Setup of exp/maple:
## top
module top #(parameter N = 4) (
  input  wire           clk  ,
  input  wire           rst  ,
  input  wire           start,
  input  wire [8*N-1:0] a_in ,
  input  wire [8*N-1:0] w_in ,
  output wire [8*N-1:0] y_out,
  output wire           ready,
  output wire           done
);
Size: about 570 flip-flops, about 100 I/O pins, ~54000 µm² of cells after synthesis.
Settings: LEC_CHECK=0, ABC_AREA=0, CAP_MARGIN=20, CELL_PAD_IN_SITES_DETAIL_PLACEMENT=2, CORE_MARGIN=4, CORE_UTILIZATION=25, CTS_CLUSTER_DIAMETER=333, CTS_CLUSTER_SIZE=58, GPL_ROUTABILITY_DRIVEN=1, GPL_TIMING_DRIVEN=1, HOLD_SLACK_MARGIN=0.21, MAX_ROUTING_LAYER=met5, MIN_ROUTING_LAYER=met2, PLACE_DENSITY=0.72, SETUP_SLACK_MARGIN=0.59, SLEW_MARGIN=35, TNS_END_PERCENT=15; clock period 3.03 ns.
run.sh (not shown) runs the stock make flow with config.mk's settings and CLKGATE_MAP_FILE=.
FAIL exp/maple @ 5_1_grt: tool exited with error
## Diff of input files: exp/cedar against exp/maple
==> flow/config.mk <==
export PLATFORM = sky130hd
export DESIGN_NAME = top
export DESIGN_NICKNAME = top
export VERILOG_FILES = /design/flow/design.v
export SDC_FILE = /design/flow/constraint.sdc
export NUM_CORES = 4
export LEC_CHECK = 0
export CAP_MARGIN = 35
export CELL_PAD_IN_SITES_DETAIL_PLACEMENT = 1
export CORE_MARGIN = 2
export CORE_UTILIZATION = 40
export GPL_TIMING_DRIVEN = 0
export SLEW_MARGIN = 20
==> flow/constraint.sdc <==
create_clock -name core_clock -period 5.0 [get_ports {clk}]
set_input_delay 1.0000 -clock core_clock [delete_from_list [all_inputs] [get_ports {clk}]]
set_output_delay 1.0000 -clock core_clock [all_outputs]
set_load 0.01 [all_outputs]
exp/cedar has completed all stages; timing, DRC and antenna checks passed.
exp/cedar and exp/maple ended up with roughly the same share of synthesized registers carrying an async set or reset.
Delta (exp/cedar minus exp/maple): number of core rows decreased 36, floorplan core area decreased about 40%, number of levels the H-tree was split into increased 2, area after synthesis essentially unchanged.
Of exp/cedar and exp/maple, exp/cedar shows the lower cell resize tally after clock tree synthesis, with exp/maple above it.
Looking at number of buffers added by the clock tree synthesis step, exp/cedar sits 59 above exp/maple.
Chip area of exp/cedar falls short of that of exp/maple by more than a quarter.
Input changes introduced in exp/zinc (baseline for comparison: exp/cedar):
==> flow/config.mk <==
export PLATFORM = sky130hd
export DESIGN_NAME = top
export DESIGN_NICKNAME = top
export VERILOG_FILES = /design/flow/design.v
export SDC_FILE = /design/flow/constraint.sdc
export NUM_CORES = 4
export LEC_CHECK = 0
export CAP_MARGIN = 20
export CORE_MARGIN = 2
export CORE_UTILIZATION = 21
export SLEW_MARGIN = 20
==> flow/constraint.sdc <==
create_clock -name core_clock -period 7.77 [get_ports {clk}]
set_input_delay 1.5540 -clock core_clock [delete_from_list [all_inputs] [get_ports {clk}]]
set_output_delay 1.5540 -clock core_clock [all_outputs]
set_load 0.01 [all_outputs]
[summary]
exp/zinc closes out successfully: all stages finished, all timing, DRC and antenna checks passed. Detailed-routed wire length on met2 in exp/zinc vs exp/cedar: down 9900 µm. exp/zinc vs. exp/cedar: count of inserted antenna diode cells increased 7, critical path depth in cells essentially unchanged. As of exp/zinc, die area had risen by more than half compared to exp/cedar. Where worst slew margin relative to its limit is concerned, exp/cedar is better than exp/zinc. Non-clock buffer count was lower in exp/zinc than in exp/cedar. Cmp exp/zinc and exp/cedar / clock latency reported for the late side of the worst-skew pair / lower: exp/zinc. Looking at exp/zinc and exp/cedar, the clock skew is a wash.
For exp/xenon, these inputs were changed with respect to exp/zinc:
-- flow/config.mk --
<<< exp/zinc, line 9
export CORE_MARGIN = 2
export CORE_UTILIZATION = 21
export SLEW_MARGIN = 20
>>> exp/xenon, line 9
export CORE_MARGIN = 2
export CORE_UTILIZATION = 61
export CTS_CLUSTER_SIZE = 66
export SLEW_MARGIN = 20
==> flow/constraint.sdc <==
create_clock -name core_clock -period 3.68 [get_ports {clk}]
set_input_delay 0.7360 -clock core_clock [delete_from_list [all_inputs] [get_ports {clk}]]
set_output_delay 0.7360 -clock core_clock [all_outputs]
set_load 0.01 [all_outputs]
==> comparison <==
Although exp/xenon finished all stages, its layout failed final checks on setup timing.
Worst hold path class: input pin to asynchronous set/reset pin -> exp/xenon, flip-flop to flip-flop -> exp/zinc
Going from exp/zinc to exp/xenon, count of filler cells inserted in the layout now sits lower; summed area of non-filler cells in the final layout now sits higher; wire length now sits higher.
exp/zinc → exp/xenon: synthesis-to-finish area growth went up by 17 points; cell count went down by 1242.
--- input diff exp/xenon..exp/yarrow ---
-- flow/config.mk --
<<< exp/xenon, line 7
export LEC_CHECK = 0
export CAP_MARGIN = 20
export CORE_MARGIN = 2
export CORE_UTILIZATION = 61
export CTS_CLUSTER_SIZE = 66
export SLEW_MARGIN = 20
>>> exp/yarrow, line 7
export LEC_CHECK = 0
export ABC_AREA = 1
export CAP_MARGIN = 20
export CORE_MARGIN = 2
export CORE_UTILIZATION = 70
export CTS_CLUSTER_SIZE = 74
export SLEW_MARGIN = 20
==> flow/constraint.sdc <==
create_clock -name core_clock -period 3.57 [get_ports {clk}]
set_input_delay 0.7140 -clock core_clock [delete_from_list [all_inputs] [get_ports {clk}]]
set_output_delay 0.7140 -clock core_clock [all_outputs]
set_load 0.01 [all_outputs]
Findings:
Final checks on exp/yarrow, whose flow otherwise completed, came back failing, citing setup timing. Worst path setup slack after routing: exp/yarrow worse than exp/xenon. Changes observed in exp/yarrow relative to exp/xenon: die area now smaller, initial detailed-routing violation count now larger, count of nets after finishing now larger, count of clock-buffer cells in the layout now larger.
The following lists how exp/raven was set up differently from exp/yarrow:
==> flow/config.mk <==
export PLATFORM = sky130hd
export DESIGN_NAME = top
export DESIGN_NICKNAME = top
export VERILOG_FILES = /design/flow/design.v
export SDC_FILE = /design/flow/constraint.sdc
export NUM_CORES = 4
export LEC_CHECK = 0
export CAP_MARGIN = 40
export CORE_MARGIN = 2
export CORE_UTILIZATION = 72
export CTS_CLUSTER_SIZE = 24
export PLACE_DENSITY = 0.64
export SETUP_SLACK_MARGIN = 0.54
export SLEW_MARGIN = 20
==> flow/constraint.sdc <==
create_clock -name core_clock -period 4.25 [get_ports {clk}]
set_input_delay 0.8500 -clock core_clock [delete_from_list [all_inputs] [get_ports {clk}]]
set_output_delay 0.8500 -clock core_clock [all_outputs]
set_load 0.01 [all_outputs]
## What came out
- What the final checks of exp/raven revealed, after a flow that finished every stage, was a layout that fails on setup timing.
- Summary — number of cells on the worst reg-to-reg path, exp/raven relative to exp/yarrow: lower, by 2.
- Of the two values seen for top routing layer in use, met5 was produced by exp/yarrow and met4 by exp/raven.
- Going from exp/yarrow to exp/raven, the vias after detailed routing was found to have gone down by 12300.
- XOR/XNOR share of the synthesized area delta for exp/raven relative to exp/yarrow: 1.3 points higher
- In exp/raven, the fraction of the mapped netlist area in simple logic gates came out 1.5 points below the value in exp/yarrow.
- Note that the count of fill cells added during filler insertion recorded for exp/yarrow amounts to 0.892 times the value seen in exp/raven.
- Worst setup slack (lower): exp/yarrow
- In the metrics for exp/yarrow and exp/raven, the one carrying the higher number of inserted diodes is exp/yarrow.
- Comparing Yosys chip area for exp/yarrow and exp/raven, the bigger number came from exp/yarrow.
